**flow/run.sh**
```bash
#!/bin/bash
# the make line also repeats each setting of config.mk as NAME=value (left out here)
make -C /OpenROAD-flow-scripts/flow DESIGN_CONFIG=/design/flow/config.mk WORK_HOME=/design/flow/orfs CLKGATE_MAP_FILE= finish
```
**flow/config.mk**
```make
export PLATFORM = sky130hd
export DESIGN_NAME = mpadd32_shift
export DESIGN_NICKNAME = mpadd32_shift
export VERILOG_FILES = /design/flow/design.v
export SDC_FILE = /design/flow/constraint.sdc
export NUM_CORES = 4
export LEC_CHECK = 0
export ABC_AREA = 1
export CAP_MARGIN = 25
export CELL_PAD_IN_SITES_DETAIL_PLACEMENT = 0
export CELL_PAD_IN_SITES_GLOBAL_PLACEMENT = 1
export CORE_ASPECT_RATIO = 1.38
export CORE_MARGIN = 2
export CORE_UTILIZATION = 16
export CTS_CLUSTER_SIZE = 88
export GPL_ROUTABILITY_DRIVEN = 1
export GPL_TIMING_DRIVEN = 0
export PLACE_DENSITY_LB_ADDON = 0.01
export SETUP_SLACK_MARGIN = 1.33
export SLEW_MARGIN = 20
export TNS_END_PERCENT = 10
```
**flow/constraint.sdc**
```tcl
create_clock -name core_clock -period 7.17 [get_ports {CLK}]
set_input_delay 1.4340 -clock core_clock [delete_from_list [all_inputs] [get_ports {CLK}]]
set_output_delay 1.4340 -clock core_clock [all_outputs]
set_load 0.01 [all_outputs]
```
**flow/design.v**
```verilog
`timescale 1ns/10ps
module mpadd32_shift (CLK, RST_N, s_out, a_in, b_in, write, start, ready);
	input CLK, RST_N;
	input [255:0] a_in, b_in;
	input write, start;
	output [256:0] s_out;
	output ready;
	reg [256:0] sum;
	reg [255:0] a, b;
	reg ready;
	reg [2:0] counter;
	reg carry;
	reg [31:0] a0;
	reg [31:0] a1;
	reg [31:0] a2;
	reg [31:0] a3;
	reg [31:0] a4;
	reg [31:0] a5;
	reg [31:0] a6;
	reg [31:0] a7;
	reg [31:0] b0;
	reg [31:0] b1;
	reg [31:0] b2;
	reg [31:0] b3;
	reg [31:0] b4;
	reg [31:0] b5;
	reg [31:0] b6;
	reg [31:0] b7;
	reg [31:0] s0;
	reg [31:0] s1;
	reg [31:0] s2;
	reg [31:0] s3;
	reg [31:0] s4;
	reg [31:0] s5;
	reg [31:0] s6;
	reg [32:0] s7;
	assign s_out = {s7, s6, s5, s4, s3, s2, s1, s0};
	always @(posedge CLK) begin
		if (~RST_N) begin
			ready <= 1'b0;
			counter <= 3'b000;
		end
		else begin
			if (start) begin
				{carry, s0} <= a0 + b0;
				counter <= counter + 3'b001;
				{a0,a1,a2,a3,a4,a5,a6,a7} <= {a1,a2,a3,a4,a5,a6,a7,32'b0};
				{b0,b1,b2,b3,b4,b5,b6,b7} <= {b1,b2,b3,b4,b5,b6,b7,32'b0};
			end
			else if (counter == 3'b001) begin
				{carry, s1} <= a0 + b0 + carry;
				counter <= counter + 3'b001;
				{a0,a1,a2,a3,a4,a5,a6,a7} <= {a1,a2,a3,a4,a5,a6,a7,32'b0};
				{b0,b1,b2,b3,b4,b5,b6,b7} <= {b1,b2,b3,b4,b5,b6,b7,32'b0};
			end 
			else if (counter == 3'b010) begin
				{carry, s2} <= a0 + b0 + carry;
				counter <= counter + 3'b001;
				{a0,a1,a2,a3,a4,a5,a6,a7} <= {a1,a2,a3,a4,a5,a6,a7,32'b0};
				{b0,b1,b2,b3,b4,b5,b6,b7} <= {b1,b2,b3,b4,b5,b6,b7,32'b0};
			end 
			else if (counter == 3'b011) begin
				{carry, s3} <= a0 + b0 + carry;
				counter <= counter + 3'b001;
				{a0,a1,a2,a3,a4,a5,a6,a7} <= {a1,a2,a3,a4,a5,a6,a7,32'b0};
				{b0,b1,b2,b3,b4,b5,b6,b7} <= {b1,b2,b3,b4,b5,b6,b7,32'b0};
			end 
			else if (counter == 3'b100) begin
				{carry, s4} <= a0 + b0 + carry;
				counter <= counter + 3'b001;
				{a0,a1,a2,a3,a4,a5,a6,a7} <= {a1,a2,a3,a4,a5,a6,a7,32'b0};
				{b0,b1,b2,b3,b4,b5,b6,b7} <= {b1,b2,b3,b4,b5,b6,b7,32'b0};
			end 
			else if (counter == 3'b101) begin
				{carry, s5} <= a0 + b0 + carry;
				counter <= counter + 3'b001;
				{a0,a1,a2,a3,a4,a5,a6,a7} <= {a1,a2,a3,a4,a5,a6,a7,32'b0};
				{b0,b1,b2,b3,b4,b5,b6,b7} <= {b1,b2,b3,b4,b5,b6,b7,32'b0};
			end 
			else if (counter == 3'b110) begin
				{carry, s6} <= a0 + b0 + carry;
				counter <= counter + 3'b001;
				{a0,a1,a2,a3,a4,a5,a6,a7} <= {a1,a2,a3,a4,a5,a6,a7,32'b0};
				{b0,b1,b2,b3,b4,b5,b6,b7} <= {b1,b2,b3,b4,b5,b6,b7,32'b0};
			end 
			else if (counter == 3'b111) begin
				s7 <= a0 + b0 + carry;
				{a0,a1,a2,a3,a4,a5,a6,a7} <= {a1,a2,a3,a4,a5,a6,a7,32'b0};
				{b0,b1,b2,b3,b4,b5,b6,b7} <= {b1,b2,b3,b4,b5,b6,b7,32'b0};
				counter <= 3'b000;
				ready <= 1'b1;
			end
			else begin
				if (write) begin
					a0 <= a_in[31:0];
	 				a1 <= a_in[63:32];
					a2 <= a_in[95:64];
					a3 <= a_in[127:96];
					a4 <= a_in[159:128];
					a5 <= a_in[191:160];
					a6 <= a_in[223:192];
					a7 <= a_in[255:224];
					b0 <= b_in[31:0];
	 				b1 <= b_in[63:32];
					b2 <= b_in[95:64];
					b3 <= b_in[127:96];
					b4 <= b_in[159:128];
					b5 <= b_in[191:160];
					b6 <= b_in[223:192];
					b7 <= b_in[255:224];
					counter <= 3'b000;
					carry <= 1'b0;
				end
				ready <= 1'b0;
			end
		end
	end
endmodule
```
==> run summary, run 1 <==
impl run done, here's what came out: OpenROAD warnings 31, crit-path cells clkdlybuf4s50_1 > inv_1 > nor2_1 > nand3_1 > nor4_2 > buf_2 > buf_4 > buf_2 > buf_2 > buf_4 > buf_4 > buf_2 > buf_4, # setup viols final 0, XOR Share, Synth 0.498%, cts hold-fix bufs 0, yosys stat area about 0.033 mm2, CP delay by family, top buffers and inverters, CTS Buf Count around 97, Pleak slightly below 20 nW, Post-Syn Area 0.0334 mm2, launch point of the worst hold path b7[17]$_SDFFCE_PP0P_, final hold violations 0, Synth flops between 700 and 800, Core ar. around 0.21 mm2, Critical path origin RST_N, asr flop ratio synth 0%, top cells by area edfxtp_1 (69%), nand2_1 (19%), inv_1 (2.8%), Sw Pwr 0.00654 W, critical path data arrival time about 4.5 ns, Iteration-0 DRC Markers between 800 and 900, slowest stage delay, CP ~0.59 ns, combinational fraction of design power between 30% and 40%, Highest Clock Rate ~240 MHz, P_seq about 0.007 W, RSZ-0062 raised after global routing false, Hold Path Class reg -> reg, Cells after DPL just under 7k, Clock power frac between 20 and 30%, Final Cell Area ~0.049 mm2, largest net degree at the start of global routing 33, cell type with the largest total area edfxtp_1, Mapped Cells about 3.2k, synthesis-to-finish area growth 45.3%, syn nets 3752, top cells by count nand2_1 (1649), edfxtp_1 (770), inv_1 (253), average size of a mapped cell between 10 and 15 um2, # Cells Yosys ~3.2k, status complete, no violations, final cell count without fillers 7006, Synth logic family simple AND/OR/NAND/NOR gates, Hold Crit Depth 2, Crit Reg-Reg Startpoint b0[0]$_DFFE_PP_, fin. max-slew vios 0, Die Span X approximately 390 um, max cap viols 0, post-cts sizing count 0, P_comb 0.00585 W, WS Path Type in -> reg, total chip power approximately 0.018 W, worst setup path endpoint s6[8]$_DFFE_PP_, iteration tally of the first detailed-router pass 5, post-place instance area approximately 0.045 mm2, top cell type's share of synthesized area ~70%, yosys warns 1, H-tree depth 3, Overflow after GRT 0, simple-gate share of the synthesized area 23.6%, Worst Max-Slew Pin Slew between 0.8 and 0.9 ns, clk ins delay skew pair 0.71 ns, aoi share less than 1%, GPL Wtd Cong between 0.7 and 0.8, Post-CTS Setup Bufs 0, Cell Int Power 0.0112 W, Power Dens Cells around 370 mW/mm2, Hold Crit Endpoint b6[17]$_DFFE_PP_, via count approximately 24k, vias in the first global route ~26k, Adder Share, Synth 1.56%, Levels on crit path 13, Clock Pin Slew Worst Setup and Hold Paths about 0.050 ns, worst reg-to-reg path cell count 16, Seq share, synth between 60% and 70%, Tmin final ~4.1 ns, normalized max-slew margin between 40 and 50%, Post-synth EDFFs 770, critical path capture point type register, total track usage between 10% and 20%, initial antenna violation count about 170, buffers and inverters on the worst path 10, Die Ht 541 um, Max clock buf depth 3, TritonCTS clock tree done, number of remaining DRC errors 0, Critical-path top delay cell clkdlybuf4s50_1, Routed Antenna Nets 0, Net Sw Frac a little under two fifths, Worst R2R End s2[21]$_DFFE_PP_, CP required approximately 7.6 ns, first-pass GRT wire length 201000 um, CP Max Fanout 5, synth unique cells 36, peak supply drop ~0.18 mV, Critical Path Start Type primary input, hold_ws ~0.51 ns, Port Buf Inserts around 770, Wirelength per Cell 21.2 um, DP HPWL 123000 um, clock skew 0.0295 ns, most common cell in the netlist nand2_1, Biggest consumer sequential cells, Site Rows between 150 and 200, R2R setup slack between 3 and 4 ns, clock sinks just under 800, fin crit share a little under three fifths, main flop type edfxtp_1, clock group power between 0.004 and 0.005 W, starting density of the core 16.1%, I/O pin count roughly 770, chip area approximately 0.21 mm2, mux frac, synth 0%, vias per inst approximately 3.4, final net count around 4.7k, Flop pwr share between 30% and 40%, root buffer cell clkbuf_16, drt total wl 148000 um
[layout make-up]
class	instances	area, um2
antenna	19	47.5
buffer	106	483
clock buffer	127	2580
clock inverter	51	443
fill	22500	160000
inverter	264	1010
multi-input combinational	2051	8820
sequential	774	23200
tap	2786	3490
timing repair buffer	828	8490
[through the flow]
stage	setup slack [ns]	TNS [ns]	util, %
after floorplan	-2.76	-1412.09	-
after global placement	-9.39	-5080.10	21.5
after detailed placement	2.17	0	21.8
after CTS	2.95	0	23.3
after global routing	2.75	0	23.3
final	3.04	0	23.3
[metal layers]
layer	wire length [um]	vias up	global-route usage (%)
li1	-	12200	-
met1	53100	10400	14.3
met2	70700	827	23.3
met3	19500	345	8.10
met4	3640	206	3.49
met5	1290	-	0
==> run 2, diff against run 1 <==
ABC_AREA = not set   (was 1)
CAP_MARGIN = 15   (was 25)
CELL_PAD_IN_SITES_GLOBAL_PLACEMENT = not set   (was 1)
CORE_ASPECT_RATIO = not set   (was 1.38)
CORE_UTILIZATION = 66   (was 16)
CTS_CLUSTER_DIAMETER = 317   (was not set)
CTS_CLUSTER_SIZE = 43   (was 88)
GPL_ROUTABILITY_DRIVEN = 0   (was 1)
GPL_TIMING_DRIVEN = not set   (was 0)
HOLD_SLACK_MARGIN = 0.3   (was not set)
MAX_ROUTING_LAYER = met5   (was not set)
PLACE_DENSITY = 0.58   (was not set)
PLACE_DENSITY_LB_ADDON = not set   (was 0.01)
SETUP_SLACK_MARGIN = 0.61   (was 1.33)
TNS_END_PERCENT = 65   (was 10)
clock period = 2.51 ns   (was 7.17 ns; I/O delays follow)
==> run summary, run 2 <==
run results: status aborted with a tool error, Exit stage global routing (5_1_grt), starting density of the core 66.5% (+50 points), Max clock buf depth 3 (unchanged), DP HPWL 77700 um (-37%), cts hold-fix bufs 0 (unchanged), aoi share 2.98% (+2.5 points), XOR Share, Synth 1.41% (+0.91 points), root buffer cell clkbuf_16, Port Buf Inserts 773 (unchanged), Seq share, synth 71.7% (+2.3 points), syn nets 3320 (-12%), main flop type edfxtp_1, Cells after DPL 4266 (-37%), chip area 0.0508 mm2 (-76%), yosys warns 1 (unchanged), H-tree depth 1 (-2), Die Span X 225 um (-43%), Synth logic family simple AND/OR/NAND/NOR gates, mux frac, synth 0.128% (+0.13 points), Post-synth EDFFs 770 (unchanged), Adder Share, Synth 1.61% (+0.052 points), Synth flops 774 (unchanged), CTS Buf Count 21 (-78%), pre-CTS setup slack -1.54 ns (-3.71 ns), top cell type's share of synthesized area 71.5% (+2.3 points), # Cells Yosys 2763 (-14%), Site Rows 81 (-59%), Die Ht 225 um (-58%), synth unique cells 79 (+120%), top cells by count nand2_1 (1385), edfxtp_1 (770), clkbuf_1 (110), simple-gate share of the synthesized area 20.1% (-3.5 points), Core ar. 0.0486 mm2 (-77%), most common cell in the netlist nand2_1, top cells by area edfxtp_1 (71%), nand2_1 (16%), ha_1 (1.5%), Post-Syn Area 0.0323 mm2 (-3.3%), clock sinks 774 (unchanged), Mapped Cells 2763 (-14%), asr flop ratio synth 0% (unchanged), cell type with the largest total area edfxtp_1, I/O pin count 774 (unchanged), yosys stat area 0.0323 mm2 (-3.3%), average size of a mapped cell 11.7 um2 (+12%)
==> run 2: through the flow <==
step	TNS, ns	instance area, um2
after detailed placement	-179.29	42700
after floorplan	-3650.35	32600
after global placement	-141.74	42700
after CTS	-161.18	44600
==> run 2: timing repair <==
item                                    in CTS
buffers inserted                            45
resized                                    179
endpoints found under the setup margin    1640
pin swaps                                   46
==> run 3, diff against run 2 <==
CELL_PAD_IN_SITES_DETAIL_PLACEMENT = 1   (was 0)
CORE_MARGIN = 6   (was 2)
CORE_UTILIZATION = 18   (was 66)
CTS_CLUSTER_DIAMETER = not set   (was 317)
HOLD_SLACK_MARGIN = not set   (was 0.3)
PLACE_DENSITY = 0.87   (was 0.58)
SETUP_SLACK_MARGIN = 1.13   (was 0.61)
clock period = 5.94 ns   (was 2.51 ns; I/O delays follow)
==> run summary, run 3 <==
impl run done, here's what came out: status complete, no violations, starting density of the core 18.1% (-48 points), worst reg-to-reg path cell count 12, Overflow after GRT 0, Crit Reg-Reg Startpoint b0[0]$_DFFE_PP_, CP required about 6.3 ns, Hold Crit Endpoint a6[20]$_DFFE_PP_, Power Dens Cells 406 mW/mm2, Sw Pwr about 0.0064 W, most common cell in the netlist nand2_1, CP Max Fanout 7, clock group power between 0.005 and 0.006 W, # Cells Yosys 2763 (unchanged), P_seq slightly below 0.008 W, iteration tally of the first detailed-router pass 5, average size of a mapped cell 11.7 um2 (unchanged), Critical-path top delay cell or4b_4, WS Path Type reg -> reg, root buffer cell clkbuf_16, met2 usage roughly 28%, number of remaining DRC errors 0, Critical Path Start Type register, RSZ-0062 raised after global routing false, Port Buf Inserts 773 (unchanged), vias in the first global route around 28k, H-tree depth 3 (+2), Synth flops 774 (unchanged), top cell type's share of synthesized area 71.5% (unchanged), aoi share 2.98% (unchanged), # setup viols final 0, Max clock buf depth 3 (unchanged), main flop type edfxtp_1, synth unique cells 79 (unchanged), Flop pwr share a little over two fifths, simple-gate share of the synthesized area 20.1% (unchanged), drt total wl roughly 150000 um, crit-path cells ha_1 > inv_1 > fa_1 > nand2b_1 > a21oi_2 > o21ai_1 > a311o_1 > nor4b_4 > or4b_4 > or3_4 > nor4_1 > xnor2_1, Pleak roughly 17 nW, Wirelength per Cell ~25 um, largest net degree at the start of global routing roughly 190, Adder Share, Synth 1.61% (unchanged), Die Span X 436 um (+93%), buffers and inverters on the worst path 1, initial antenna violation count 92, via count 25.3k, Iteration-0 DRC Markers 2258, Critical path origin b0[0]$_DFFE_PP_, critical path capture point type register, Post-Syn Area 0.0323 mm2 (unchanged), Levels on crit path 12, max cap viols 0, chip area 0.190 mm2 (+270%), mux frac, synth 0.128% (unchanged), post-place instance area 0.0430 mm2 (+0.61%), met1 usage 13.6%, top cells by count nand2_1 (1385), edfxtp_1 (770), clkbuf_1 (110), total chip power around 0.019 W, Worst Max-Slew Pin Slew 1.24 ns, clk ins delay skew pair about 0.69 ns, Tmin final 4.64 ns, total track usage between 15 and 20%, Mapped Cells 2763 (unchanged), slowest stage delay, CP 0.58 ns, met3 usage in global routing under 10%, Net Sw Frac approximately a third, R2R setup slack 1.30 ns, fin. max-slew vios 0, first-pass GRT wire length between 200000 and 250000 um, Clock power frac 29.8%, clock sinks 774 (unchanged), P_comb between 0.005 and 0.006 W, fin crit share between 70% and 80%, cts hold-fix bufs 0 (unchanged), Final Cell Area 0.0461 mm2, Seq share, synth 71.7% (unchanged), OpenROAD warnings 39, critical path data arrival time 5.04 ns, Cell Int Power approximately 0.012 W, XOR Share, Synth 1.41% (unchanged), top cells by area edfxtp_1 (71%), nand2_1 (16%), ha_1 (1.5%), normalized max-slew margin between 10% and 20%, yosys stat area 0.0323 mm2 (unchanged), TritonCTS clock tree done, CP delay by family, top simple AND/OR/NAND/NOR gates, Highest Clock Rate around 220 MHz, peak supply drop 0.230 mV, Biggest consumer sequential cells, Synth logic family simple AND/OR/NAND/NOR gates, yosys warns 1 (unchanged), final hold violations 0, Clock Pin Slew Worst Setup and Hold Paths ~0.06 ns, Post-CTS Setup Bufs 0 (-100%), Core ar. 0.178 mm2 (+270%), vias per inst 4.19, post-cts sizing count 0 (-100%), final net count 4094, worst setup path endpoint s3[29]$_DFFE_PP_, combinational fraction of design power about 28%, launch point of the worst hold path a7[20]$_SDFFCE_PP0P_, asr flop ratio synth 0% (unchanged), CTS Buf Count 87 (+310%), I/O pin count 774 (unchanged), clock skew 0.0282 ns, Die Ht 436 um (+93%), Site Rows 155 (+91%), syn nets 3320 (unchanged), Worst R2R End s3[29]$_DFFE_PP_, Hold Path Class reg -> reg, most used routing layer met2, synthesis-to-finish area growth 42.5%, Routed Antenna Nets 0, DP HPWL 119000 um (+53%), Post-synth EDFFs 770 (unchanged), cell type with the largest total area edfxtp_1, Hold Crit Depth 2
[run 3: per-layer routing]
layer  wire, um  share of wire (%)
met1      47300                 31
met3       8150                5.4
met2      80000                 53
met5         66              0.044
met4      16000                 11
[run 3: area by class of cell]
| class | count | area (um2) |
|---|---|---|
| diodes | 73 | 183 |
| clock buffers | 102 | 2230 |
| clock inverters | 57 | 643 |
| fillers | 20000 | 132000 |
| inverters | 30 | 120 |
| multi-input cells | 1833 | 8580 |
| flip-flops and latches | 774 | 23200 |
| well taps | 2355 | 2950 |
| repair buffers | 811 | 8190 |
[run 3: metrics by stage]
step / setup TNS [ns] / cells / worst slack, ns / util (%) / hold slack (ns)
global placement: 0 / 5803 / 1.53 / 24.1 / 0.495
finish: 0 / 6035 / 1.30 / 25.8 / 0.510
floorplan: -1913.17 / 2763 / -3.74 / - / 0.491
CTS: 0 / 5962 / 1.19 / 25.7 / 0.508
global route: 0 / 6027 / 1.13 / 25.8 / 0.520
detailed placement: 0 / 5803 / 1.24 / 24.1 / 0.507
==> run 4, diff against run 3 <==
CAP_MARGIN = 20   (was 15)
CELL_PAD_IN_SITES_DETAIL_PLACEMENT = not set   (was 1)
CORE_MARGIN = 2   (was 6)
CORE_UTILIZATION = 40   (was 18)
CTS_CLUSTER_SIZE = not set   (was 43)
GPL_ROUTABILITY_DRIVEN = not set   (was 0)
MAX_ROUTING_LAYER = not set   (was met5)
PLACE_DENSITY = not set   (was 0.87)
SETUP_SLACK_MARGIN = not set   (was 1.13)
TNS_END_PERCENT = not set   (was 65)
clock period = 4.59 ns   (was 5.94 ns; I/O delays follow)
==> run summary, run 4 <==
impl run done, here's what came out: status complete, no violations, asr flop ratio synth 0% (unchanged), Seq share, synth 71.7% (unchanged), Iteration-0 DRC Markers 1691 (-25%), worst reg-to-reg path cell count 12 (unchanged), Post-Syn Area 0.0323 mm2 (unchanged), Cells after DPL 4496 (-23%), CP Max Fanout 7 (unchanged), max cap viols 0 (unchanged), top cells by area edfxtp_1 (71%), nand2_1 (16%), ha_1 (1.5%), fin crit share 92.2% (+14 points), root buffer cell clkbuf_16, Core ar. 0.0803 mm2 (-55%), Sw Pwr 0.00667 W (+3.8%), total chip power 0.0220 W (+18%), Overflow after GRT 0 (unchanged), critical path data arrival time 4.65 ns (-0.39 ns), XOR Share, Synth 1.41% (unchanged), launch point of the worst hold path a6[2]$_DFFE_PP_, OpenROAD warnings 49 (+26%), RSZ-0062 raised after global routing false, mux frac, synth 0.128% (unchanged), Post-CTS Setup Bufs 0 (unchanged), average size of a mapped cell 11.7 um2 (unchanged), chip area 0.0831 mm2 (-56%), CP delay by family, top simple AND/OR/NAND/NOR gates, normalized max-slew margin 30.2% (+13 points), WS Path Type reg -> reg, R2R setup slack 0.36 ns (-0.94 ns), simple-gate share of the synthesized area 20.1% (unchanged), final net count 4077 (-0.42%), worst setup path endpoint s6[21]$_DFFE_PP_, starting density of the core 40.3% (+22 points), Flop pwr share 45.7% (+3.4 points), Adder Share, Synth 1.61% (unchanged), Wirelength per Cell 20.7 um (-17%), largest net degree at the start of global routing 221 (+16%), CP required 5.00 ns (-1.34 ns), Synth logic family simple AND/OR/NAND/NOR gates, TritonCTS clock tree done, yosys warns 1 (unchanged), final cell count without fillers 4658 (-23%), Hold Path Class reg -> reg, # setup viols final 0 (unchanged), fin. max-slew vios 0 (unchanged), # Cells Yosys 2763 (unchanged), first-pass GRT wire length 140000 um (-32%), number of remaining DRC errors 0 (unchanged), vias in the first global route 22.3k (-19%), total track usage 22.8% (+7.7 points), GPL Wtd Cong slightly below 0.9, buffers and inverters on the worst path 1 (unchanged), via count 22.3k (-12%), vias per inst 4.79 (+14%), Tmin final 4.23 ns (-0.405 ns), syn nets 3320 (unchanged), Cell Int Power 0.0154 W (+25%), most common cell in the netlist nand2_1, Net Sw Frac 30.3% (-4.1 points), clock skew 0.0216 ns (-0.00658 ns), yosys stat area 0.0323 mm2 (unchanged), aoi share 2.98% (unchanged), clock group power 0.00647 W (+16%), I/O pin count 774 (unchanged), H-tree depth 3 (unchanged), Critical Path Start Type register, Biggest consumer sequential cells, crit-path cells ha_1 > inv_1 > fa_1 > nand2b_1 > a21o_1 > a2111oi_4 > nor2_1 > xnor2_1 > nand3_1 > or4_1 > nor3_1 > xor2_2, Levels on crit path 12 (unchanged), critical path capture point type register, Critical path origin a0[0]$_DFFE_PP_, Power Dens Cells 501 mW/mm2 (+23%), Pleak 17.3 nW (-1.1%), synth unique cells 79 (unchanged), Worst R2R End s6[21]$_DFFE_PP_, final hold violations 0 (unchanged), peak supply drop 0.323 mV (+41%), Hold Crit Depth 2 (unchanged), Critical-path top delay cell or4_1, Port Buf Inserts 773 (unchanged), P_comb 0.00548 W (+5.0%), slowest stage delay, CP 0.75 ns (+0.17 ns), Max clock buf depth 3 (unchanged), Die Span X 288 um (-34%), Synth flops 774 (unchanged), top cells by count nand2_1 (1385), edfxtp_1 (770), clkbuf_1 (110), iteration tally of the first detailed-router pass 5 (unchanged), combinational fraction of design power 24.9% (-3.0 points), Crit Reg-Reg Startpoint a0[0]$_DFFE_PP_, initial antenna violation count 43 (-53%), Die Ht 288 um (-34%), main flop type edfxtp_1, Post-synth EDFFs 770 (unchanged), CTS Buf Count 82 (-5.7%), P_seq 0.0101 W (+28%), Routed Antenna Nets 0 (unchanged), Highest Clock Rate 236 MHz (+9.6%), Mapped Cells 2763 (unchanged), DP HPWL 73000 um (-39%), clk ins delay skew pair 0.64 ns (-0.05 ns), synthesis-to-finish area growth 35.9%, Site Rows 104 (-33%), Clock power frac 29.4% (-0.4 points), clock sinks 774 (unchanged), cell type with the largest total area edfxtp_1, Hold Crit Endpoint a5[2]$_DFFE_PP_, Clock Pin Slew Worst Setup and Hold Paths 0.06 ns (about the same), drt total wl 96600 um (-36%), Worst Max-Slew Pin Slew 1.05 ns (-0.191 ns), top cell type's share of synthesized area 71.5% (unchanged)
[run 4: metal layers]
layer  share of wire [%]  track usage, %  vias to the layer above
li1                    -               -                    10900
met1                  37            26.3                    10400
met2                  52            40.9                      767
met3                 7.7            6.29                      194
met4                 2.8            7.10                       48
met5                0.33               0                        -
[run 4: timing repair]
| action | in CTS | in global routing |
|---|---|---|
| setup endpoints to repair | 0 | 35 |
| hold buffers | 0 | 0 |
| resized | 0 | 5 |
[run 4: per-stage QoR]
step / hold WS (ns) / utilization, % / setup TNS [ns] / cell area (um2) / setup WS (ns)
floorplan: 0.491 / - / -2474.96 / 32400 / -4.82
global placement: 0.495 / 51.4 / 0 / 41300 / 0.433
detailed placement: 0.498 / 51.4 / 0 / 41300 / 0.271
CTS: 0.506 / 54.6 / 0 / 43900 / 0.219
global route: 0.526 / 54.7 / 0 / 43900 / 0.0348
finish: 0.505 / 54.7 / 0 / 43900 / 0.357
[run 4: area by class of cell]
class / count / area, um2
inverters: 30 / 120
flip-flops and latches: 774 / 23200
diodes: 16 / 40.0
repair buffers: 799 / 8080
fillers: 6840 / 36300
well taps: 1060 / 1330
clock buffers: 93 / 2090
multi-input cells: 1833 / 8580
clock inverters: 53 / 504
==> run 5, diff against run 4 <==
CORE_UTILIZATION = 66   (was 40)
CTS_CLUSTER_DIAMETER = 316   (was not set)
clock period = 3.8 ns   (was 4.59 ns; I/O delays follow)
==> run summary, run 5 <==
impl run done, here's what came out: Critical path origin a0[0]$_DFFE_PP_, clk ins delay skew pair 0.66 ns (+0.02 ns), Worst Max-Slew Pin Slew 1.40 ns (+0.352 ns), Hold Crit Endpoint b1[17]$_DFFE_PP_, Crit Reg-Reg Startpoint a0[0]$_DFFE_PP_, critical path capture point type register, Biggest consumer sequential cells, Hold Path Class reg -> reg, average size of a mapped cell 11.7 um2 (unchanged), DP HPWL 78100 um (+7.0%), buffers and inverters on the worst path 1 (unchanged), Highest Clock Rate 242 MHz (+2.2%), Die Span X 225 um (-22%), OpenROAD warnings 46 (-6.1%), CP required 4.14 ns (-0.86 ns), via count 28.3k (+27%), Critical Path Start Type register, Blocking Checks setup timing, Post-synth EDFFs 770 (unchanged), Clock power frac 26.3% (-3.1 points), synthesis-to-finish area growth 38.0%, combinational fraction of design power 30.4% (+5.5 points), Worst R2R End s5[30]$_DFFE_PP_, Adder Share, Synth 1.61% (unchanged), Max clock buf depth 3 (unchanged), launch point of the worst hold path b2[17]$_DFFE_PP_, most common cell in the netlist nand2_1, total track usage 46.9% (+24 points), fin. max-slew vios 0 (unchanged), Hold Crit Depth 2 (unchanged), starting density of the core 66.5% (+26 points), first-pass GRT wire length 171000 um (+23%), Worst Slack Setup Final -0.340 ns (-0.697 ns), mux frac, synth 0.128% (unchanged), RSZ-0062 raised after global routing true, main flop type edfxtp_1, TritonCTS clock tree done, worst setup path endpoint s5[30]$_DFFE_PP_, drt total wl 130000 um (+35%), clock group power 0.00748 W (+16%), aoi share 2.98% (unchanged), Routed Antenna Nets 0 (unchanged), final net count 4169 (+2.3%), Pleak 17.9 nW (+3.2%), # Cells Yosys 2763 (unchanged), Reg area 0.0232 mm2 (about the same), CP Max Fanout 7 (unchanged), initial antenna violation count 63 (+47%), fin crit share 109% (+17 points), Net Sw Frac 34.2% (+3.9 points), Site Rows 81 (-22%), XOR Share, Synth 1.41% (unchanged), Power Dens Cells 639 mW/mm2 (+27%), top cells by count nand2_1 (1385), edfxtp_1 (770), clkbuf_1 (110), total chip power 0.0285 W (+29%), # setup viols final 86 (+86), root buffer cell clkbuf_16, Seq share, synth 71.7% (unchanged), clock skew 0.0334 ns (+0.0118 ns), peak supply drop 0.474 mV (+46%), Overflow after GRT 0 (unchanged), simple-gate share of the synthesized area 20.1% (unchanged), Tmin final 4.14 ns (-0.0930 ns), WS Path Type reg -> reg, final hold violations 0 (unchanged), R2R setup slack -0.34 ns (-0.70 ns), critical path data arrival time 4.48 ns (-0.17 ns), Clock Pin Slew Worst Setup and Hold Paths 0.07 ns (about the same), CTS Buf Count 75 (-8.5%), Cell Int Power 0.0187 W (+22%), synth unique cells 79 (unchanged), worst reg-to-reg path cell count 12 (unchanged), top cells by area edfxtp_1 (71%), nand2_1 (16%), ha_1 (1.5%), largest net degree at the start of global routing 118 (-47%), GPL Wtd Cong 0.967 (+9.8%), Levels on crit path 12 (unchanged), Flop pwr share 43.3% (-2.4 points), vias in the first global route 27.1k (+21%), vias per inst 6.48 (+35%), yosys stat area 0.0323 mm2 (unchanged), P_comb 0.00867 W (+58%), cell type with the largest total area edfxtp_1, H-tree depth 3 (unchanged), filler instances 1601 (-77%), top cell type's share of synthesized area 71.5% (unchanged), Die Ht 225 um (-22%), max cap viols 0 (unchanged), Port Buf Inserts 773 (unchanged), Core ar. 0.0486 mm2 (-39%), asr flop ratio synth 0% (unchanged), Post-Syn Area 0.0323 mm2 (unchanged), P_seq 0.0123 W (+22%), Synth flops 774 (unchanged), Wirelength per Cell 29.8 um (+44%), status finished with violations, cts hold-fix bufs 0 (unchanged), Sw Pwr 0.00976 W (+46%), chip area 0.0508 mm2 (-39%), yosys warns 1 (unchanged), clock sinks 774 (unchanged), I/O pin count 774 (unchanged), Synth logic family simple AND/OR/NAND/NOR gates, crit-path cells ha_2 > inv_2 > fa_2 > nand2b_4 > a21o_1 > a2111oi_4 > o21a_2 > o311ai_4 > or4b_4 > or3_4 > nor4b_2 > xnor2_2, pre-CTS setup slack -0.489 ns (-0.759 ns), slowest stage delay, CP 0.53 ns (-0.22 ns), Mapped Cells 2763 (unchanged), syn nets 3320 (unchanged), CP delay by family, top simple AND/OR/NAND/NOR gates, number of remaining DRC errors 0 (unchanged), Critical-path top delay cell or4b_4, normalized max-slew margin 5.96% (-24 points), Iteration-0 DRC Markers 4883 (+190%), iteration tally of the first detailed-router pass 8 (+3), Comb area 0.00903 mm2 (+5.3%)
==> run 5: metrics by stage <==
step / util [%] / TNS [ns] / instance area [um2] / hold slack (ns) / std cells
2_1_floorplan: - / -2799.23 / 32400 / 0.491 / 2763
3_3_place_gp: 85.3 / -3.02 / 41500 / 0.494 / 4138
3_5_place_dp: 85.3 / -17.43 / 41500 / 0.499 / 4138
4_1_cts: 90.7 / 0 / 44100 / 0.508 / 4282
5_1_grt: 91.7 / -20.92 / 44600 / 0.530 / 4353
6_report: 91.7 / -14.07 / 44600 / 0.496 / 4362
==> run 5: final cells by class <==
class	instances	share of cell area, %
flip-flops and latches	774	52.0
multi-input cells	1833	20.2
repair buffers	898	20.2
clock buffers	88	4.41
well taps	622	1.74
clock inverters	48	0.743
diodes	69	0.387
inverters	30	0.275
==> run 5: repair_timing <==
action | CTS | global route
resized | 45 | 42
hold endpoints to repair | 0 | 0
endpoints found under the setup margin | 107 | 121
pin swaps | 15 | 14
setup buffers | 8 | 13
==> run 5: per-layer routing <==
layer  part of all wire, %  global-route usage (%)
met1                    28                    49.7
met5                 0.041                       0
met4                    12                    40.5
met3                    13                    14.7
met2                    47                    76.3
==> run 6, diff against run 5 <==
ABC_AREA = 1   (was not set)
CAP_MARGIN = 15   (was 20)
CELL_PAD_IN_SITES_DETAIL_PLACEMENT = 1   (was not set)
CORE_MARGIN = 6   (was 2)
CORE_UTILIZATION = 18   (was 66)
CTS_CLUSTER_DIAMETER = not set   (was 316)
CTS_CLUSTER_SIZE = 43   (was not set)
GPL_ROUTABILITY_DRIVEN = 1   (was not set)
HOLD_SLACK_MARGIN = 0.2   (was not set)
MAX_ROUTING_LAYER = met5   (was not set)
PLACE_DENSITY = 0.87   (was not set)
TNS_END_PERCENT = 65   (was not set)
clock period = 5.38 ns   (was 3.8 ns; I/O delays follow)
==> run summary, run 6 <==
impl run done, here's what came out: clock group power 0.00590 W (-21%), Adder Share, Synth 1.56% (-0.052 points), OpenROAD warnings 37 (-20%), Cell Int Power 0.0145 W (-23%), worst setup path endpoint s5[16]$_DFFE_PP_, Sw Pwr 0.00904 W (-7.3%), # setup viols final 0 (-100%), R2R setup slack 1.72 ns (+2.06 ns), pre-CTS setup slack 1.43 ns (+1.92 ns), clock skew 0.0315 ns (-0.00189 ns), aoi share 0.498% (-2.5 points), first-pass GRT wire length 203000 um (+19%), fin crit share 68.1% (-41 points), Die Span X 443 um (+97%), critical path data arrival time 4.01 ns (-0.47 ns), launch point of the worst hold path a4[26]$_DFFE_PP_, simple-gate share of the synthesized area 23.6% (+3.5 points), fin. max-slew vios 0 (unchanged), final net count 4540 (+8.9%), Cells after DPL 6359 (+54%), cts hold-fix bufs 0 (unchanged), Post-synth EDFFs 770 (unchanged), Net Sw Frac 38.5% (+4.3 points), Port Buf Inserts 773 (unchanged), Highest Clock Rate 273 MHz (+13%), Die Ht 443 um (+97%), Clock power frac 25.1% (-1.2 points), status complete, no violations, buffers and inverters on the worst path 3 (+2), Worst R2R End s5[16]$_DFFE_PP_, clock sinks 774 (unchanged), GPL Wtd Cong 0.885 (-8.4%), Critical Path Start Type register, WS Path Type reg -> reg, Flop pwr share 41.1% (-2.2 points), max cap viols 0 (unchanged), Worst Max-Slew Pin Slew 1.02 ns (-0.376 ns), worst reg-to-reg path cell count 13 (+1), Levels on crit path 13 (+1), Power Dens Cells 498 mW/mm2 (-22%), syn nets 3752 (+13%), final cell count without fillers 6591 (+51%), cell type with the largest total area edfxtp_1, vias per inst 3.94 (-39%), Seq share, synth 69.4% (-2.3 points), Post-CTS Setup Bufs 0 (-8), mux frac, synth 0% (-0.13 points), TritonCTS clock tree done, H-tree depth 3 (unchanged), final hold violations 0 (unchanged), critical path capture point type register, Site Rows 157 (+94%), chip area 0.196 mm2 (+290%), CP Max Fanout 7 (unchanged), CTS Buf Count 86 (+15%), Pleak 19.0 nW (+6.4%), synthesis-to-finish area growth 41.1%, via count 26.0k (-8.1%), peak supply drop 0.290 mV (-39%), yosys warns 1 (unchanged), Hold Crit Endpoint a3[26]$_DFFE_PP_, Wirelength per Cell 22.2 um (-26%), asr flop ratio synth 0% (unchanged), largest net degree at the start of global routing 138 (+17%), Hold Path Class reg -> reg, CP delay by family, top adder cells, main flop type edfxtp_1, Post-Syn Area 0.0334 mm2 (+3.4%), total chip power 0.0235 W (-18%), setup TNS 0 ns (+14.07 ns), Synth flops 774 (unchanged), Core ar. 0.184 mm2 (+280%), slowest stage delay, CP 0.83 ns (+0.30 ns), iteration tally of the first detailed-router pass 5 (-3), DP HPWL 117000 um (+49%), normalized max-slew margin 31.6% (+26 points), Tmin final 3.66 ns (-0.479 ns), Crit Reg-Reg Startpoint a0[0]$_DFFE_PP_, synth unique cells 36 (-54%), root buffer cell clkbuf_16, drt total wl 146000 um (+12%), clk ins delay skew pair 0.71 ns (+0.05 ns), Max clock buf depth 3 (unchanged), Routed Antenna Nets 0 (unchanged), total track usage 14.3% (-33 points), average size of a mapped cell 10.5 um2 (-11%), top cells by count nand2_1 (1649), edfxtp_1 (770), inv_1 (253), Biggest consumer sequential cells, P_seq 0.00965 W (-22%), Clock Pin Slew Worst Setup and Hold Paths 0.07 ns (about the same), most common cell in the netlist nand2_1, top cells by area edfxtp_1 (69%), nand2_1 (19%), inv_1 (2.8%), Crit path top cell by count inv_1, post-cts sizing count 0 (-100%), yosys stat area 0.0334 mm2 (+3.4%), Overflow after GRT 0 (unchanged), CP required 5.72 ns (+1.58 ns), Worst Slack Setup Final 1.72 ns (+2.06 ns), RSZ-0062 raised after global routing false, I/O pin count 774 (unchanged), XOR Share, Synth 0.498% (-0.91 points), Reg area 0.0232 mm2 (about the same), Synth logic family simple AND/OR/NAND/NOR gates, vias in the first global route 29.0k (+6.9%), # Cells Yosys 3195 (+16%), Critical-path top delay cell xor2_1, Comb area 0.00883 mm2 (-2.3%), P_comb 0.00794 W (-8.4%), filler instances 20.9k (+1200%), initial antenna violation count 86 (+37%), number of remaining DRC errors 0 (unchanged), Mapped Cells 3195 (+16%), combinational fraction of design power 33.8% (+3.4 points), Hold Crit Depth 2 (unchanged), Iteration-0 DRC Markers 1627 (-67%), crit-path cells ha_1 > inv_1 > fa_1 > inv_1 > ha_1 > inv_1 > nor2_2 > nand3_4 > nor2_4 > nand2_2 > nor2_4 > nand4_4 > xor2_1, starting density of the core 18.2% (-48 points), Critical path origin a0[0]$_DFFE_PP_, top cell type's share of synthesized area 69.2% (-2.3 points)
-- run 6: final cells by class --
cell class              instances  area share [%]
repair buffers                806            17.2
multi-input cells            2051            18.7
flip-flops and latches        774            49.2
clock inverters                51            1.01
inverters                     264            2.15
diodes                         74           0.393
clock buffers                 107            4.77
well taps                    2464            6.54
-- run 6: per-layer routing --
| metal | part of all wire [%] | track usage, % | wire [um] | vias up |
|---|---|---|---|---|
| li1 | - | - | - | 12000 |
| met1 | 32 | 13.1 | 46600 | 12600 |
| met2 | 55 | 27.0 | 80600 | 971 |
| met3 | 4.4 | 2.75 | 6460 | 387 |
| met4 | 8.6 | 12.0 | 12500 | 0 |
| met5 | 0 | 0 | 0 | - |
-- run 6: metrics by stage --
step / util, % / area [um2] / hold slack (ns)
2_1_floorplan: - / 33500 / 0.480
3_3_place_gp: 24.1 / 44200 / 0.492
3_5_place_dp: 24.1 / 44300 / 0.501
4_1_cts: 25.6 / 47000 / 0.515
5_1_grt: 25.7 / 47200 / 0.530
6_report: 25.7 / 47200 / 0.513
==> run 7, diff against run 6 <==
CAP_MARGIN = 20   (was 15)
CELL_PAD_IN_SITES_DETAIL_PLACEMENT = not set   (was 1)
CORE_MARGIN = 2   (was 6)
CORE_UTILIZATION = 72   (was 18)
CTS_CLUSTER_DIAMETER = 388   (was not set)
CTS_CLUSTER_SIZE = 95   (was 43)
GPL_ROUTABILITY_DRIVEN = not set   (was 1)
HOLD_SLACK_MARGIN = not set   (was 0.2)
MAX_ROUTING_LAYER = not set   (was met5)
PLACE_DENSITY = not set   (was 0.87)
TNS_END_PERCENT = 5   (was 65)
clock period = 2.59 ns   (was 5.38 ns; I/O delays follow)
==> run summary, run 7 <==
run results: Post-Syn Area 0.0334 mm2 (unchanged), Core ar. 0.0456 mm2 (-75%), I/O pin count 774 (unchanged), cell type with the largest total area edfxtp_1, Mapped Cells 3195 (unchanged), most common cell in the netlist nand2_1, simple-gate share of the synthesized area 23.6% (unchanged), yosys warns 1 (unchanged), top cell type's share of synthesized area 69.2% (unchanged), Die Ht 219 um (-50%), Site Rows 78 (-50%), Synth flops 774 (unchanged), chip area 0.0482 mm2 (-75%), starting density of the core 73.4% (+55 points), top cells by area edfxtp_1 (69%), nand2_1 (19%), inv_1 (2.8%), DP HPWL 99100 um (-15%), main flop type edfxtp_1, Die Span X 219 um (-50%), status aborted with a tool error, error msg [ERROR DPL-0033] detailed placement checks failed during check placement., pre-CTS setup slack -0.915 ns (-2.34 ns), Exit stage clock tree synthesis (4_1_cts), aoi share 0.498% (unchanged), Adder Share, Synth 1.56% (unchanged), Synth logic family simple AND/OR/NAND/NOR gates, top cells by count nand2_1 (1649), edfxtp_1 (770), inv_1 (253), XOR Share, Synth 0.498% (unchanged), average size of a mapped cell 10.5 um2 (unchanged), Seq share, synth 69.4% (unchanged), mux frac, synth 0% (unchanged), asr flop ratio synth 0% (unchanged), Post-synth EDFFs 770 (unchanged), synth unique cells 36 (unchanged), # Cells Yosys 3195 (unchanged), yosys stat area 0.0334 mm2 (unchanged), GPL Wtd Cong 1.10 (+25%), syn nets 3752 (unchanged), Port Buf Inserts 773 (unchanged)
run 7: through the flow:
step	instances	TNS [ns]	area, um2
3_3_place_gp	4692	-43.42	43700
3_5_place_dp	4692	-227.28	43700
2_1_floorplan	3195	-3663.46	33500
==> run 8, diff against run 7 <==
ABC_AREA = not set   (was 1)
CAP_MARGIN = 25   (was 20)
CELL_PAD_IN_SITES_DETAIL_PLACEMENT = 0   (was not set)
CELL_PAD_IN_SITES_GLOBAL_PLACEMENT = 1   (was not set)
CORE_ASPECT_RATIO = 1.38   (was not set)
CORE_UTILIZATION = 56   (was 72)
CTS_CLUSTER_DIAMETER = not set   (was 388)
CTS_CLUSTER_SIZE = 31   (was 95)
GPL_ROUTABILITY_DRIVEN = 0   (was not set)
TNS_END_PERCENT = 10   (was 5)
clock period = 7.17 ns   (was 2.59 ns; I/O delays follow)
==> run summary, run 8 <==
impl run done, here's what came out: vias in the first global route 22.3k, Critical-path top delay cell or4_1, clk ins delay skew pair between 0.6 and 0.7 ns, Synth logic family simple AND/OR/NAND/NOR gates, CP required between 7 and 8 ns, top cells by count nand2_1 (1385), edfxtp_1 (770), clkbuf_1 (110), Adder Share, Synth 1.61% (+0.052 points), Cell Int Power ~0.0095 W, Post-Syn Area 0.0323 mm2 (-3.3%), Comb area 0.00854 mm2, crit-path cells ha_1 > inv_1 > fa_1 > nand2b_1 > a21oi_1 > xor2_1 > nand4b_1 > nor4b_1 > nand3_1 > or4_1 > nor3_1 > xor2_1, Synth flops 774 (unchanged), most common cell in the netlist nand2_1, CTS Buf Count 71, DP HPWL 68900 um (-30%), cts hold-fix bufs 0, cell type with the largest total area edfxtp_1, Levels on crit path 12, RSZ-0062 raised after global routing false, WS Path Type reg -> reg, post-cts sizing count 0, launch point of the worst hold path a2[19]$_DFFE_PP_, Reg area about 0.023 mm2, status complete, no violations, critical path capture point type register, slowest stage delay, CP 0.64 ns, Tmin final about 4.5 ns, largest net degree at the start of global routing between 200 and 250, Pleak between 15 and 20 nW, CP Max Fanout 7, XOR Share, Synth 1.41% (+0.91 points), P_comb about 0.0034 W, average size of a mapped cell 11.7 um2 (+12%), R2R setup slack approximately 2.6 ns, Iteration-0 DRC Markers between 1.5k and 2k, hold_ws approximately 0.50 ns, simple-gate share of the synthesized area 20.1% (-3.5 points), Power Dens Cells approximately 310 mW/mm2, combinational fraction of design power 25.1%, number of remaining DRC errors 0, normalized max-slew margin about a third, final hold violations 0, Post-synth EDFFs 770 (unchanged), clock skew 0.0336 ns, top cell type's share of synthesized area 71.5% (+2.3 points), Worst R2R End s1[27]$_DFFE_PP_, Highest Clock Rate 221 MHz, peak supply drop 0.226 mV, Critical path origin a0[0]$_DFFE_PP_, clock group power between 0.003 and 0.004 W, Seq share, synth 71.7% (+2.3 points), Net Sw Frac 29.6%, Worst Max-Slew Pin Slew 1.00 ns, Biggest consumer sequential cells, Die Ht 286 um (+30%), Final Cell Area 0.0430 mm2, Hold Path Class reg -> reg, Crit path top cell by count xor2_1, post-place instance area 0.0407 mm2 (-6.9%), Clock power frac 27.2%, final cell count without fillers between 4k and 5k, synthesis-to-finish area growth 33.1%, final net count approximately 4.1k, top cells by area edfxtp_1 (71%), nand2_1 (16%), ha_1 (1.5%), Overflow after GRT 0, root buffer cell clkbuf_16, fin. max-slew vios 0, Die Span X 209 um (-5.0%), # Cells Yosys 2763 (-14%), Critical Path Start Type register, via count roughly 23k, total track usage between 30 and 40%, filler instances between 3k and 4k, buffers and inverters on the worst path 1, iteration tally of the first detailed-router pass 5, TritonCTS clock tree done, synth unique cells 79 (+120%), syn nets 3320 (-12%), Clock Pin Slew Worst Setup and Hold Paths ~0.070 ns, fin crit share roughly 63%, mux frac, synth 0.128% (+0.13 points), Flop pwr share roughly 48%, Mapped Cells 2763 (-14%), Port Buf Inserts 773 (unchanged), worst reg-to-reg path cell count 12, Sw Pwr 0.00400 W, clock sinks ~770, initial antenna violation count 41, max cap viols 0, Crit Reg-Reg Startpoint a0[0]$_DFFE_PP_, H-tree depth 3, starting density of the core 56.5% (-17 points), Max clock buf depth 3, Core ar. 0.0572 mm2 (+26%), Post-CTS Setup Bufs 0, aoi share 2.98% (+2.5 points), OpenROAD warnings between 50 and 60, yosys stat area 0.0323 mm2 (-3.3%), Cells after DPL 4162 (-11%), chip area 0.0597 mm2 (+24%), Wirelength per Cell 21.4 um, Site Rows 103 (+32%), vias per inst between 5 and 6, yosys warns 1 (unchanged), I/O pin count 774 (unchanged), Hold Crit Endpoint a1[19]$_DFFE_PP_, # setup viols final 0, first-pass GRT wire length between 100000 and 150000 um, Routed Antenna Nets 0, drt total wl between 90000 and 100000 um, asr flop ratio synth 0% (unchanged), P_seq around 0.0065 W, worst setup path endpoint s1[27]$_DFFE_PP_, Hold Crit Depth 2, critical path data arrival time 4.84 ns, CP delay by family, top simple AND/OR/NAND/NOR gates, main flop type edfxtp_1
run 8: per-stage QoR:
step                utilization, %   TNS, ns  total power (W)  setup WS (ns)
global route                  75.2         0           0.0142           2.23
CTS                           75.1         0           0.0136           2.65
finish                        75.2         0           0.0135           2.65
floorplan                        -  -1409.36          0.00877          -2.75
detailed placement            71.2         0          0.00993           2.31
global placement              71.2         0          0.00979           2.43
run 8: final cells by class:
type / count / share of cell area (%)
Antenna cell: 27 / 0.157
Clock buffer: 93 / 4.52
Clock inverter: 32 / 0.657
Inverter: 30 / 0.279
Multi-Input combinational cell: 1833 / 19.9
Sequential cell: 774 / 53.9
Tap cell: 735 / 2.14
Timing Repair Buffer: 790 / 18.5
run 8: layer usage:
metal	wire (um)	part of all wire, %	track usage (%)	vias to the layer above
met1	31300	34	32.5	10600
met5	221	0.24	0	-
met2	49600	54	56.8	1019
li1	-	-	-	10900
met4	4130	4.5	14.3	30
met3	7170	7.7	8.00	209
==> run 9, diff against run 8 <==
CAP_MARGIN = 20   (was 25)
CELL_PAD_IN_SITES_DETAIL_PLACEMENT = not set   (was 0)
CELL_PAD_IN_SITES_GLOBAL_PLACEMENT = not set   (was 1)
CORE_ASPECT_RATIO = not set   (was 1.38)
CORE_UTILIZATION = 61   (was 56)
CTS_CLUSTER_DIAMETER = 316   (was not set)
CTS_CLUSTER_SIZE = not set   (was 31)
GPL_ROUTABILITY_DRIVEN = not set   (was 0)
SETUP_SLACK_MARGIN = 0.8   (was not set)
TNS_END_PERCENT = not set   (was 10)
clock period = 2.76 ns   (was 7.17 ns; I/O delays follow)
==> run summary, run 9 <==
impl run done, here's what came out: Adder Share, Synth 1.61% (unchanged), Hold Crit Endpoint a2[30]$_DFFE_PP_, CP required 3.14 ns (-4.35 ns), critical path data arrival time 5.46 ns (+0.62 ns), met2 usage 72.2% (+15 points), chip area 0.0549 mm2 (-8.1%), critical path capture point type register, Blocking Checks setup timing, first-pass GRT wire length 170000 um (+25%), total chip power 0.0468 W (+250%), Critical-path top delay cell nor4b_4, Net Sw Frac 37.3% (+7.7 points), Power Dens Cells 943 mW/mm2 (+200%), fin. max-slew vios 0 (unchanged), Seq share, synth 71.7% (unchanged), syn nets 3320 (unchanged), Core ar. 0.0524 mm2 (-8.3%), most common cell in the netlist nand2_1, # setup viols final 1196 (+1196), CTS Buf Count 77 (+8.5%), Sw Pwr 0.0175 W (+340%), Port Buf Inserts 773 (unchanged), Post-Syn Area 0.0323 mm2 (unchanged), clock skew 0.0472 ns (+0.0137 ns), Iteration-0 DRC Markers 7425 (+310%), Clock power frac 23.8% (-3.4 points), final core occ 94.5% (+19 points), starting density of the core 61.7% (+5.1 points), I/O pin count 774 (unchanged), Tmin final 5.08 ns (+0.555 ns), most used routing layer met2, Mapped Cells 2763 (unchanged), RSZ-0062 raised after global routing true, Synth logic family simple AND/OR/NAND/NOR gates, slowest stage delay, CP 0.75 ns (+0.11 ns), average size of a mapped cell 11.7 um2 (unchanged), mux frac, synth 0.128% (unchanged), yosys stat area 0.0323 mm2 (unchanged), top cell type's share of synthesized area 71.5% (unchanged), XOR Share, Synth 1.41% (unchanged), top cells by count nand2_1 (1385), edfxtp_1 (770), clkbuf_1 (110), CP Max Fanout 7 (unchanged), Cells after DPL 4355 (+4.6%), synthesis-to-finish area growth 53.3%, setup TNS -387.75 ns (-387.75 ns), launch point of the worst hold path a3[30]$_DFFE_PP_, filler instances 1262 (-67%), Worst R2R End s5[30]$_DFFE_PP_, Critical path origin a0[0]$_DFFE_PP_, Flop pwr share 36.7% (-11 points), final cell count without fillers 4700 (+8.9%), Die Span X 234 um (+12%), Routed Antenna Nets 0 (unchanged), P_seq 0.0172 W (+170%), CP delay by family, top simple AND/OR/NAND/NOR gates, buffers and inverters on the worst path 4 (+3), cts hold-fix bufs 0 (unchanged), Levels on crit path 15 (+3), WS Path Type reg -> reg, OpenROAD warnings 37 (-31%), synth unique cells 79 (unchanged), final net count 4435 (+9.3%), combinational fraction of design power 39.4% (+14 points), Pleak 20.2 nW (+19%), peak supply drop 0.787 mV (+250%), # Cells Yosys 2763 (unchanged), worst setup path endpoint s5[30]$_DFFE_PP_, drt total wl 169000 um (+83%), via count 33.3k (+46%), vias in the first global route 27.3k (+22%), clock sinks 774 (unchanged), normalized max-slew margin 44.4% (+11 points), Synth flops 774 (unchanged), final hold violations 0 (unchanged), max cap viols 0 (unchanged), Hold Crit Depth 2 (unchanged), Worst Max-Slew Pin Slew 0.831 ns (-0.171 ns), Site Rows 84 (-18%), cell type with the largest total area edfxtp_1, clk ins delay skew pair 0.68 ns (+0.06 ns), Wirelength per Cell 36.0 um (+68%), Hold Path Class reg -> reg, Biggest consumer combinational logic, Die Ht 234 um (-18%), main flop type edfxtp_1, Crit Reg-Reg Startpoint a0[0]$_DFFE_PP_, Cell Int Power 0.0293 W (+210%), TritonCTS clock tree done, number of remaining DRC errors 0 (unchanged), met3 usage in global routing 12.1% (+4.1 points), met1 usage 45.4% (+13 points), Post-synth EDFFs 770 (unchanged), P_comb 0.0184 W (+440%), R2R setup slack -2.32 ns (-4.96 ns), Critical Path Start Type register, Overflow after GRT 0 (unchanged), aoi share 2.98% (unchanged), worst reg-to-reg path cell count 15 (+3), iteration tally of the first detailed-router pass 14 (+9), simple-gate share of the synthesized area 20.1% (unchanged), crit-path cells ha_2 > inv_2 > fa_2 > nand2b_4 > a21o_1 > a2111oi_4 > nor2_1 > xnor2_1 > nand3_1 > buf_6 > nor4b_4 > buf_6 > nor4b_4 > buf_4 > xnor2_4, status finished with violations, vias per inst 7.08 (+34%), fin crit share 184% (+120 points), H-tree depth 3 (unchanged), Max clock buf depth 3 (unchanged), top cells by area edfxtp_1 (71%), nand2_1 (16%), ha_1 (1.5%), GPL Wtd Cong 0.931, largest net degree at the start of global routing 98 (-54%), yosys warns 1 (unchanged), total track usage 42.6% (+12 points), root buffer cell clkbuf_16, Clock Pin Slew Worst Setup and Hold Paths 0.08 ns (about the same), DP HPWL 76500 um (+11%), initial antenna violation count 58 (+41%), Worst Slack Setup Final -2.32 ns (-4.96 ns), Highest Clock Rate 197 MHz (-11%), asr flop ratio synth 0% (unchanged), clock group power 0.0111 W (+200%)
## run 9: metal layers
metal / wire (um) / up-vias
met5: 235 / -
met4: 25000 / 22
met3: 28300 / 1948
met2: 71300 / 4775
met1: 44200 / 14800
li1: - / 11700
## run 9: area by class of cell
type | instances | area (um2) | area share, %
inverter | 30 | 119 | 0.240
multi-input combinational | 1833 | 10500 | 21.2
clock buffer | 97 | 2090 | 4.21
clock inverter | 39 | 325 | 0.656
sequential | 774 | 23200 | 46.8
tap | 688 | 861 | 1.74
antenna | 77 | 193 | 0.389
timing repair buffer | 1162 | 12300 | 24.7
## run 9: what timing repair did
action,CTS,global route
cloned,0,39
endpoints found under the setup margin,1650,1664
gates resized,163,322
pin swaps,41,160
setup buffers,30,63
## run 9: metrics by stage
step / instance area, um2 / setup slack, ns / hold slack [ns]
6_report: 49600 / -2.32 / 0.516
5_1_grt: 49500 / -2.16 / 0.552
4_1_cts: 46600 / -1.05 / 0.500
3_5_place_dp: 43000 / -1.33 / 0.497
3_3_place_gp: 43000 / -1.14 / 0.496
2_1_floorplan: 32400 / -6.44 / 0.491
==> run 10, diff against run 9 <==
CAP_MARGIN = 15   (was 20)
CELL_PAD_IN_SITES_DETAIL_PLACEMENT = 2   (was not set)
CORE_MARGIN = 6   (was 2)
CORE_UTILIZATION = 18   (was 61)
CTS_CLUSTER_DIAMETER = not set   (was 316)
CTS_CLUSTER_SIZE = 43   (was not set)
GPL_ROUTABILITY_DRIVEN = 1   (was not set)
HOLD_SLACK_MARGIN = 0.2   (was not set)
MAX_ROUTING_LAYER = met5   (was not set)
PLACE_DENSITY = 0.87   (was not set)
SETUP_SLACK_MARGIN = not set   (was 0.8)
TNS_END_PERCENT = 65   (was not set)
clock period = 5.94 ns   (was 2.76 ns; I/O delays follow)
==> run summary, run 10 <==
impl run done, here's what came out: P_comb 0.00530 W (-71%), status complete, no violations, final core occ 26.0% (-69 points), worst reg-to-reg path cell count 10 (-5), Port Buf Inserts 773 (unchanged), largest net degree at the start of global routing 186 (+90%), Biggest consumer sequential cells, Levels on crit path 10 (-5), final net count 4094 (-7.7%), yosys warns 1 (unchanged), # Cells Yosys 2763 (unchanged), chip area 0.190 mm2 (+250%), Highest Clock Rate 209 MHz (+5.9%), fin crit share 80.7% (-100 points), starting density of the core 18.1% (-44 points), Power Dens Cells 416 mW/mm2 (-56%), asr flop ratio synth 0% (unchanged), yosys stat area 0.0323 mm2 (unchanged), launch point of the worst hold path b1[7]$_DFFE_PP_, Site Rows 155 (+85%), vias per inst 4.15 (-41%), drt total wl 167000 um (-1.4%), setup TNS 0 ns (+387.75 ns), post-cts sizing count 0 (-100%), filler instances 19.6k (+1400%), normalized max-slew margin 23.4% (-21 points), RSZ-0062 raised after global routing false, worst setup path endpoint s7[21]$_DFFE_PP_, R2R setup slack 1.15 ns (+3.46 ns), Net Sw Frac 34.7% (-2.6 points), top cells by area edfxtp_1 (71%), nand2_1 (16%), ha_1 (1.5%), I/O pin count 774 (unchanged), simple-gate share of the synthesized area 20.1% (unchanged), Clock Pin Slew Worst Setup and Hold Paths 0.06 ns (-0.02 ns), root buffer cell clkbuf_16, syn nets 3320 (unchanged), Synth logic family simple AND/OR/NAND/NOR gates, Max clock buf depth 3 (unchanged), synth unique cells 79 (unchanged), TritonCTS clock tree done, Crit path top cell by count xor2_1, Seq share, synth 71.7% (unchanged), via count 25.1k (-24%), clk ins delay skew pair 0.72 ns (+0.04 ns), top cells by count nand2_1 (1385), edfxtp_1 (770), clkbuf_1 (110), Adder Share, Synth 1.61% (unchanged), Critical-path top delay cell or4_1, Pleak 17.6 nW (-13%), number of remaining DRC errors 0 (unchanged), Post-synth EDFFs 770 (unchanged), Die Span X 436 um (+86%), peak supply drop 0.204 mV (-74%), first-pass GRT wire length 225000 um (+32%), cell type with the largest total area edfxtp_1, Synth flops 774 (unchanged), critical path capture point type register, CTS Buf Count 91 (+18%), CP Max Fanout 7 (unchanged), Wirelength per Cell 27.5 um (-24%), CP required 6.36 ns (+3.22 ns), XOR Share, Synth 1.41% (unchanged), Iteration-0 DRC Markers 1770 (-76%), Core ar. 0.178 mm2 (+240%), iteration tally of the first detailed-router pass 5 (-9), buffers and inverters on the worst path 0 (-4), aoi share 2.98% (unchanged), H-tree depth 3 (unchanged), Worst Max-Slew Pin Slew 1.15 ns (+0.318 ns), Hold Path Class reg -> reg, critical path data arrival time 5.21 ns (-0.25 ns), Post-CTS Setup Bufs 0 (-100%), clock sinks 774 (unchanged), synthesis-to-finish area growth 43.2%, total track usage 16.8% (-26 points), clock group power 0.00599 W (-46%), DP HPWL 134000 um (+75%), Hold Crit Depth 2 (unchanged), slowest stage delay, CP 0.76 ns (about the same), vias in the first global route 28.8k (+5.3%), Tmin final 4.79 ns (-0.281 ns), clock skew 0.0445 ns (-0.00270 ns), hold_ws 0.511 ns (-0.00556 ns), max cap viols 0 (unchanged), Clock power frac 31.1% (+7.3 points), Worst R2R End s7[21]$_DFFE_PP_, Routed Antenna Nets 0 (unchanged), mux frac, synth 0.128% (unchanged), Mapped Cells 2763 (unchanged), Crit Reg-Reg Startpoint a0[1]$_DFFE_PP_, WS Path Type reg -> reg, GPL Wtd Cong 0.884 (-5.1%), CP delay by family, top simple AND/OR/NAND/NOR gates, Sw Pwr 0.00669 W (-62%), OpenROAD warnings 43 (+16%), P_seq 0.00799 W (-54%), cts hold-fix bufs 0 (unchanged), # setup viols final 0 (-100%), main flop type edfxtp_1, Cell Int Power 0.0126 W (-57%), Hold Crit Endpoint b0[7]$_DFFE_PP_, Post-Syn Area 0.0323 mm2 (unchanged), final hold violations 0 (unchanged), crit-path cells ha_1 > a211oi_1 > o211ai_1 > a22oi_1 > nand2b_1 > xor2_1 > nand3_1 > or4_1 > nor3_1 > xor2_1, Critical Path Start Type register, top cell type's share of synthesized area 71.5% (unchanged), Overflow after GRT 0 (unchanged), fin. max-slew vios 0 (unchanged), Die Ht 436 um (+86%), Flop pwr share 41.4% (+4.7 points), average size of a mapped cell 11.7 um2 (unchanged), initial antenna violation count 101 (+74%), combinational fraction of design power 27.5% (-12 points), Critical path origin a0[1]$_DFFE_PP_, most common cell in the netlist nand2_1
[run 10: layout make-up]
cell class	instances	area, um2	share of cell area (%)
Inverter	30	120	0.259
Multi-Input combinational cell	1833	8570	18.5
Clock buffer	116	2440	5.27
Clock inverter	53	689	1.49
Sequential cell	774	23200	50.1
Antenna cell	91	228	0.492
Timing Repair Buffer	807	8130	17.6
Tap cell	2355	2950	6.36
[run 10: routing by layer]
layer | track usage [%] | routed length [um] | vias up | part of all wire (%)
li1 | - | - | 11000 | -
met1 | 14.3 | 51000 | 12500 | 31
met2 | 32.4 | 90600 | 1013 | 54
met3 | 3.75 | 7570 | 554 | 4.5
met4 | 14.9 | 17400 | 12 | 10
met5 | 0 | 94 | - | 0.056
[run 10: stage by stage]
step	setup WS (ns)	power, W	cell area, um2	instances
final	1.15	0.0193	46300	6059
after global routing	0.830	0.0200	46300	6049
after CTS	1.05	0.0196	46100	5968
after detailed placement	1.10	0.0135	42900	5799
after global placement	1.50	0.0127	42900	5799
after floorplan	-3.74	0.0106	32400	2763
==> run 11, diff against run 10 <==
CAP_MARGIN = 20   (was 15)
CELL_PAD_IN_SITES_DETAIL_PLACEMENT = not set   (was 2)
CORE_MARGIN = 2   (was 6)
CORE_UTILIZATION = 40   (was 18)
CTS_CLUSTER_SIZE = not set   (was 43)
GPL_ROUTABILITY_DRIVEN = not set   (was 1)
HOLD_SLACK_MARGIN = not set   (was 0.2)
MAX_ROUTING_LAYER = not set   (was met5)
PLACE_DENSITY = not set   (was 0.87)
SETUP_SLACK_MARGIN = -0.28   (was not set)
TNS_END_PERCENT = not set   (was 65)
clock period = 4.53 ns   (was 5.94 ns; I/O delays follow)
==> run summary, run 11 <==
impl run done, here's what came out: Post-synth EDFFs 770 (unchanged), simple-gate share of the synthesized area 20.1% (unchanged), vias per inst 4.79 (+15%), average size of a mapped cell 11.7 um2 (unchanged), Seq share, synth 71.7% (unchanged), mux frac, synth 0.128% (unchanged), peak supply drop 0.267 mV (+31%), post-place instance area 0.0417 mm2 (-3.0%), Hold Path Class reg -> reg, Iteration-0 DRC Markers 1587 (-10%), Highest Clock Rate 236 MHz (+13%), clock group power 0.00666 W (+11%), synthesis-to-finish area growth 37.2%, Worst R2R End s2[31]$_DFFE_PP_, critical path data arrival time 4.58 ns (-0.63 ns), Synth flops 774 (unchanged), hold_ws 0.499 ns (-0.0114 ns), Synth logic family simple AND/OR/NAND/NOR gates, TritonCTS clock tree done, syn nets 3320 (unchanged), DP HPWL 75000 um (-44%), Crit Reg-Reg Startpoint b0[0]$_DFFE_PP_, pre-CTS setup slack 0.296 ns (-0.809 ns), H-tree depth 3 (unchanged), P_seq 0.0102 W (+28%), final core occ 55.3% (+29 points), Cell Int Power 0.0159 W (+26%), Net Sw Frac 29.7% (-5.1 points), drt total wl 96900 um (-42%), Critical-path top delay cell or4b_4, XOR Share, Synth 1.41% (unchanged), yosys warns 1 (unchanged), total chip power 0.0226 W (+17%), starting density of the core 40.3% (+22 points), Biggest consumer sequential cells, largest net degree at the start of global routing 232 (+25%), Critical path origin b0[0]$_DFFE_PP_, total track usage 22.7% (+6.0 points), Critical Path Start Type register, cell type with the largest total area edfxtp_1, initial antenna violation count 32 (-68%), synth unique cells 79 (unchanged), crit-path cells ha_1 > inv_1 > fa_1 > nand2b_1 > a21oi_2 > o21ai_1 > a311o_1 > nor4b_4 > or4b_4 > nor3_1 > nand4_1 > xnor2_1, Clock Pin Slew Worst Setup and Hold Paths 0.06 ns (about the same), aoi share 2.98% (unchanged), Levels on crit path 12 (+2), Die Ht 288 um (-34%), final net count 4106 (+0.29%), OpenROAD warnings 43 (unchanged), Max clock buf depth 3 (unchanged), Hold Crit Endpoint b2[26]$_DFFE_PP_, Mapped Cells 2763 (unchanged), top cells by count nand2_1 (1385), edfxtp_1 (770), clkbuf_1 (110), final hold violations 0 (unchanged), Routed Antenna Nets 0 (unchanged), Core ar. 0.0803 mm2 (-55%), fin crit share 93.5% (+13 points), Wirelength per Cell 20.7 um (-25%), Clock power frac 29.5% (-1.6 points), clock sinks 774 (unchanged), max cap viols 0 (unchanged), met2 usage 41.1% (+8.8 points), R2R setup slack 0.29 ns (-0.85 ns), I/O pin count 774 (unchanged), combinational fraction of design power 25.3% (-2.2 points), clk ins delay skew pair 0.62 ns (-0.10 ns), Tmin final 4.24 ns (-0.557 ns), yosys stat area 0.0323 mm2 (unchanged), WS Path Type reg -> reg, Power Dens Cells 508 mW/mm2 (+22%), top cells by area edfxtp_1 (71%), nand2_1 (16%), ha_1 (1.5%), Site Rows 104 (-33%), met1 usage 26.1% (+12 points), most used routing layer met2, via count 22.4k (-11%), met3 usage in global routing 5.86% (+2.1 points), main flop type edfxtp_1, worst setup path endpoint s2[31]$_DFFE_PP_, post-cts sizing count 0 (unchanged), slowest stage delay, CP 0.53 ns (-0.23 ns), Sw Pwr 0.00669 W (about the same), # Cells Yosys 2763 (unchanged), Hold Crit Depth 2 (unchanged), Die Span X 288 um (-34%), cts hold-fix bufs 0 (unchanged), Port Buf Inserts 773 (unchanged), P_comb 0.00570 W (+7.5%), # setup viols final 0 (unchanged), top cell type's share of synthesized area 71.5% (unchanged), root buffer cell clkbuf_16, CP delay by family, top simple AND/OR/NAND/NOR gates, Worst Max-Slew Pin Slew 1.07 ns (-0.0779 ns), Adder Share, Synth 1.61% (unchanged), buffers and inverters on the worst path 1 (+1), Post-CTS Setup Bufs 0 (unchanged), most common cell in the netlist nand2_1, status complete, no violations, chip area 0.0831 mm2 (-56%), Overflow after GRT 0 (unchanged), CP required 4.87 ns (-1.49 ns), clock skew 0.0207 ns (-0.0238 ns), fin. max-slew vios 0 (unchanged), Final Cell Area 0.0444 mm2 (-4.2%), iteration tally of the first detailed-router pass 5 (unchanged), normalized max-slew margin 28.6% (+5.2 points), worst reg-to-reg path cell count 12 (+2), number of remaining DRC errors 0 (unchanged), launch point of the worst hold path b3[26]$_DFFE_PP_, asr flop ratio synth 0% (unchanged), Pleak 17.5 nW (-0.36%), Flop pwr share 45.2% (+3.8 points), Post-Syn Area 0.0323 mm2 (unchanged), filler instances 6734 (-66%), Worst Slack Setup Final 0.293 ns (-0.853 ns), CTS Buf Count 81 (-11%), vias in the first global route 22.5k (-22%), critical path capture point type register, CP Max Fanout 7 (unchanged), first-pass GRT wire length 140000 um (-38%), GPL Wtd Cong 0.875 (-0.93%)
## run 11: area by class of cell
class / count / area [um2] / area share [%]
Sequential cell: 774 / 23200 / 52.3
Multi-Input combinational cell: 1833 / 8550 / 19.3
Timing Repair Buffer: 829 / 8480 / 19.1
Clock buffer: 96 / 2100 / 4.74
Tap cell: 1060 / 1330 / 2.99
Clock inverter: 50 / 538 / 1.21
Inverter: 30 / 120 / 0.271
Antenna cell: 17 / 42.5 / 0.0959
## run 11: per-stage QoR
step                      std cells  setup TNS, ns
final                          4689              0
after global routing           4681         -0.483
after floorplan                2763       -2501.07
after detailed placement       4526              0
after global placement         4526              0
after CTS                      4672              0
## run 11: routing by layer
metal | vias to the layer above | routed length [um]
li1 | 11000 | -
met1 | 10400 | 36000
met2 | 815 | 50600
met3 | 156 | 7560
met4 | 40 | 2460
met5 | - | 273
Power is estimated from default activity; no workload was simulated.
